Design cordic_rotation_top, start of the top module:
module cordic_rotation_top#(parameter data_width=16,cordic_steps=16,angle_width=20)(
    input clk,
    input nreset,
    input enable,
    input signed [data_width-1:0] x_vec_in,
    input signed [data_width-1:0] y_vec_in,
    input [angle_width-1:0] target_angle,
    output wire signed  [data_width-1:0] x_vec_out,
    output wire signed  [data_width-1:0] y_vec_out,
    output reg done
    );
Size in the first run: roughly 88 I/O pins, ~74000 µm² of cells after synthesis.
==> flow/config.mk <==
export PLATFORM = sky130hd
export DESIGN_NAME = cordic_rotation_top
export DESIGN_NICKNAME = cordic_rotation_top
export VERILOG_FILES = /design/flow/design.v
export SDC_FILE = /design/flow/constraint.sdc
export NUM_CORES = 4
export LEC_CHECK = 0
export ABC_AREA = 0
export CAP_MARGIN = 25
export CORE_MARGIN = 2
export CORE_UTILIZATION = 72
export CTS_CLUSTER_DIAMETER = 99
export CTS_CLUSTER_SIZE = 98
export GPL_ROUTABILITY_DRIVEN = 0
export GPL_TIMING_DRIVEN = 1
export HOLD_SLACK_MARGIN = -0.0
export MAX_ROUTING_LAYER = met5
export MIN_ROUTING_LAYER = met1
export PLACE_DENSITY_LB_ADDON = 0.11
export SETUP_SLACK_MARGIN = 1.38
export SLEW_MARGIN = 35
export TNS_END_PERCENT = 55
==> flow/constraint.sdc <==
create_clock -name core_clock -period 4.81 [get_ports {clk}]
set_input_delay 0.9620 -clock core_clock [delete_from_list [all_inputs] [get_ports {clk}]]
set_output_delay 0.9620 -clock core_clock [all_outputs]
set_load 0.01 [all_outputs]
run.sh (not shown) runs the stock make flow with config.mk's settings and CLKGATE_MAP_FILE=.
The first run failed in 5_1_grt.
Rerun with:
ABC_AREA = default   (was 0)
CAP_MARGIN = 20   (was 25)
CTS_CLUSTER_DIAMETER = 52   (was 99)
CTS_CLUSTER_SIZE = default   (was 98)
GPL_ROUTABILITY_DRIVEN = default   (was 0)
GPL_TIMING_DRIVEN = default   (was 1)
HOLD_SLACK_MARGIN = default   (was -0.0)
MAX_ROUTING_LAYER = default   (was met5)
MIN_ROUTING_LAYER = default   (was met1)
PLACE_DENSITY_LB_ADDON = default   (was 0.11)
SETUP_SLACK_MARGIN = 1.16   (was 1.38)
SLEW_MARGIN = 20   (was 35)
TNS_END_PERCENT = default   (was 55)
clock period = 5.72 ns   (was 4.81 ns; I/O delays follow)
The changed run completed without violations.
Synthesized area does not change.
Die size is unchanged.
Synthesized cell count does not change.
Rerun with:
CTS_CLUSTER_DIAMETER = 374   (was 52)
PLACE_DENSITY = 0.6   (was default)
SETUP_SLACK_MARGIN = default   (was 1.16)
TNS_END_PERCENT = 5   (was default)
clock period = 5.07 ns   (was 5.72 ns; I/O delays follow)
The changed run completed, yet does not pass: setup timing; power came out higher by 8.6%; via count went up by 0.40%; setup slack got worse by 0.59 ns; final area fell by 0.92%; register-to-register slack gets worse by 0.59 ns.
Rerun with:
CTS_CLUSTER_DIAMETER = 98   (was 374)
CTS_CLUSTER_SIZE = 25   (was default)
PLACE_DENSITY = 0.64   (was 0.6)
TNS_END_PERCENT = default   (was 5)
clock period = 4.5 ns   (was 5.07 ns; I/O delays follow)
Result: The new run ended with an error in 5_1_grt. Synthesized area does not change. Synthesized cell count does not change. Die size does not change.

========
job 101:
cordic_rotation_top again, from the RTL that the note above started with.
make LEC_CHECK=0 CAP_MARGIN=20 CORE_MARGIN=2 CORE_UTILIZATION=72 PLACE_DENSITY=0.67 SLEW_MARGIN=20 finish   # period 5.2 ns
Completing all stages was not enough for job 101: its layout failed the final checks because of setup timing.
[inputs] job 102 vs job 101
-- flow/config.mk --
<<< job 101, line 12
>>> job 102, line 12
export SETUP_SLACK_MARGIN = -0.3
==> flow/constraint.sdc <==
create_clock -name core_clock -period 4.39 [get_ports {clk}]
set_input_delay 0.8780 -clock core_clock [delete_from_list [all_inputs] [get_ports {clk}]]
set_output_delay 0.8780 -clock core_clock [all_outputs]
set_load 0.01 [all_outputs]
### Flow results
- Routability congestion estimate from global placement delta (job 102 -> job 101): insignificant
- Job 102 did not run to completion, as it errored out during global routing.
- Row number of cells upsized or downsized after cts: job 102 higher / job 101 lower
- The run showing the greater post-CTS repair timing setup buffer count is job 102.
Input-level comparison between job 103 and job 102:
-- flow/config.mk --
<<< job 102, line 11
export PLACE_DENSITY = 0.67
export SETUP_SLACK_MARGIN = -0.3
>>> job 103, line 11
export PLACE_DENSITY = 0.63
==> flow/constraint.sdc <==
create_clock -name core_clock -period 4.42 [get_ports {clk}]
set_input_delay 0.8840 -clock core_clock [delete_from_list [all_inputs] [get_ports {clk}]]
set_output_delay 0.8840 -clock core_clock [all_outputs]
set_load 0.01 [all_outputs]
Results
- Job 103 did not finish; a tool error ended it in global routing.
- Flow for job 102 halted at global routing, error code GRT-0232.
- Comparing job 102 and job 103, the lower weighted congestion at the end of routability-driven global placement was measured on job 103.
- Comparing job 102 against job 103, there is no change at all in adder and majority cell fraction of the synthesized area.
- Job 102 has higher number of cells in the design after placement than job 103.
What job 104 does differently from job 103 at the input level:
-- flow/config.mk --
<<< job 103, line 10
export CORE_UTILIZATION = 72
export PLACE_DENSITY = 0.63
>>> job 104, line 10
export CORE_UTILIZATION = 54
export PLACE_DENSITY = 0.6
==> flow/constraint.sdc <==
create_clock -name core_clock -period 5.86 [get_ports {clk}]
set_input_delay 1.1720 -clock core_clock [delete_from_list [all_inputs] [get_ports {clk}]]
set_output_delay 1.1720 -clock core_clock [all_outputs]
set_load 0.01 [all_outputs]
==> results <==
Both conditions hold for job 104: the flow ran to the end and the final layout passed the timing, design-rule and antenna checks. In job 104, cell area after placement is lower than in job 103. Number of placement rows: lower on job 103. Compared with job 103, job 104 shows a number of cells upsized or downsized after cts that is 824 lower. Comparing job 103 and job 104, the lower area of the core was measured on job 103.
Power and IR drop assume default switching activity.
